==> flow/design.v (excerpt) <==
module processor
(
	output reg w_en,
	output reg done,
	output reg [7:0] addr,
	output reg [31:0] data_out,
	input clk,
	input rst_n,
	input start,
	input [31:0] data_in
);
==> flow/config.mk <==
export PLATFORM = sky130hd
export DESIGN_NAME = processor
export DESIGN_NICKNAME = processor
export VERILOG_FILES = /design/flow/design.v
export SDC_FILE = /design/flow/constraint.sdc
export NUM_CORES = 4
export LEC_CHECK = 0
export ABC_AREA = 1
export CAP_MARGIN = 40
export CORE_ASPECT_RATIO = 0.5
export CORE_MARGIN = 2
export CORE_UTILIZATION = 68
export CTS_CLUSTER_DIAMETER = 371
export CTS_CLUSTER_SIZE = 99
export PLACE_DENSITY = 0.82
export SETUP_SLACK_MARGIN = 2.04
export SLEW_MARGIN = 20
export TNS_END_PERCENT = 20
==> flow/constraint.sdc <==
create_clock -name core_clock -period 6.98 [get_ports {clk}]
set_input_delay 1.3960 -clock core_clock [delete_from_list [all_inputs] [get_ports {clk}]]
set_output_delay 1.3960 -clock core_clock [all_outputs]
set_load 0.01 [all_outputs]
run.sh (not shown) runs the stock make flow with config.mk's settings and CLKGATE_MAP_FILE=.
The baseline finished clean.
Change:
CAP_MARGIN = 20   (was 40)
CORE_ASPECT_RATIO = default   (was 0.5)
CORE_UTILIZATION = 56   (was 68)
PLACE_DENSITY = default   (was 0.82)
PLACE_DENSITY_LB_ADDON = 0.16   (was default)
SETUP_SLACK_MARGIN = default   (was 2.04)
clock period = 5.06 ns   (was 6.98 ns; I/O delays follow)
Outcome:
- worst setup slack gets worse by 1900 ps
- register-to-register slack got worse by 1900 ps
- clock-buffer cell count went down by 2
Change:
ABC_AREA = default   (was 1)
CORE_UTILIZATION = 70   (was 56)
CTS_CLUSTER_DIAMETER = default   (was 371)
CTS_CLUSTER_SIZE = 22   (was 99)
PLACE_DENSITY_LB_ADDON = default   (was 0.16)
SETUP_SLACK_MARGIN = 0.74   (was default)
TNS_END_PERCENT = default   (was 20)
clock period = 6.39 ns   (was 5.06 ns; I/O delays follow)
Outcome:
- non-clock buffer count went down by 18
- cell area went down by 7.9%
- utilization climbs by 15 points
- wire length went down by 10%
Change:
CORE_UTILIZATION = 72   (was 70)
CTS_CLUSTER_DIAMETER = 28   (was default)
CTS_CLUSTER_SIZE = default   (was 22)
MAX_ROUTING_LAYER = met4   (was default)
SETUP_SLACK_MARGIN = 1.33   (was 0.74)
clock period = 4.7 ns   (was 6.39 ns; I/O delays follow)
Outcome: Now the flow produced a layout that fails on negative setup slack. Setup slack got worse by 1100 ps. Sequential cell count is unchanged. Synthesized area is unchanged. First-iteration DRC count went up by 24%. Cell area increases by 7.7%. Core utilization rises by 9.2 points. Global-route usage went up by 7.2 points.

* * *

processor again, from the RTL that the note above started with.
## processor
module processor
(
	output reg w_en,
	output reg done,
	output reg [7:0] addr,
	output reg [31:0] data_out,
	input clk,
	input rst_n,
	input start,
	input [31:0] data_in
);
Settings: LEC_CHECK=0, CAP_MARGIN=15, CORE_MARGIN=6, CORE_UTILIZATION=40, CTS_CLUSTER_DIAMETER=347, SETUP_SLACK_MARGIN=1.73, SLEW_MARGIN=20; clock period 7.0 ns.
The first run ran to the end with no violations.
Change:
Settings changed: CORE_MARGIN 6 to 4, CTS_CLUSTER_DIAMETER 347 to 355, SETUP_SLACK_MARGIN 1.73 to unset.
What happened: Area after synthesis is unchanged. Cell area fell by about 0.6%. Utilization fell by 1.0 points. Via count fell by about 0.4%. Register-to-register slack got worse by 0.51 ns. Setup slack got worse by 0.51 ns. Sequential cell count does not change. Critical path depth fell by 2.
Change:
Settings changed: CAP_MARGIN 15 to 20, CORE_MARGIN 4 to 3, CORE_UTILIZATION 40 to 50, CTS_CLUSTER_DIAMETER 355 to 295, CTS_CLUSTER_SIZE set to 100, HOLD_SLACK_MARGIN set to -0.06, PLACE_DENSITY_LB_ADDON set to 0.3, TNS_END_PERCENT set to 20.
What happened: Core utilization increases by 11 points. Register-to-register slack is better by 0.09 ns. Sequential cell count stays the same. Design area decreases by 1.3%. Via count increases by 1.3%.
Change:
Settings changed: ABC_AREA set to 1, CTS_CLUSTER_DIAMETER 295 to 279, PLACE_DENSITY set to 0.37, PLACE_DENSITY_LB_ADDON 0.3 to unset, SETUP_SLACK_MARGIN set to 2.04, TNS_END_PERCENT 20 to unset.
What happened: Fmax grows by 15%. Global-route usage grows by 0.88 points. Die area grows by about 7.5%. Synthesized cell count grows by 30%. Worst hold slack got worse by 0.0076 ns.
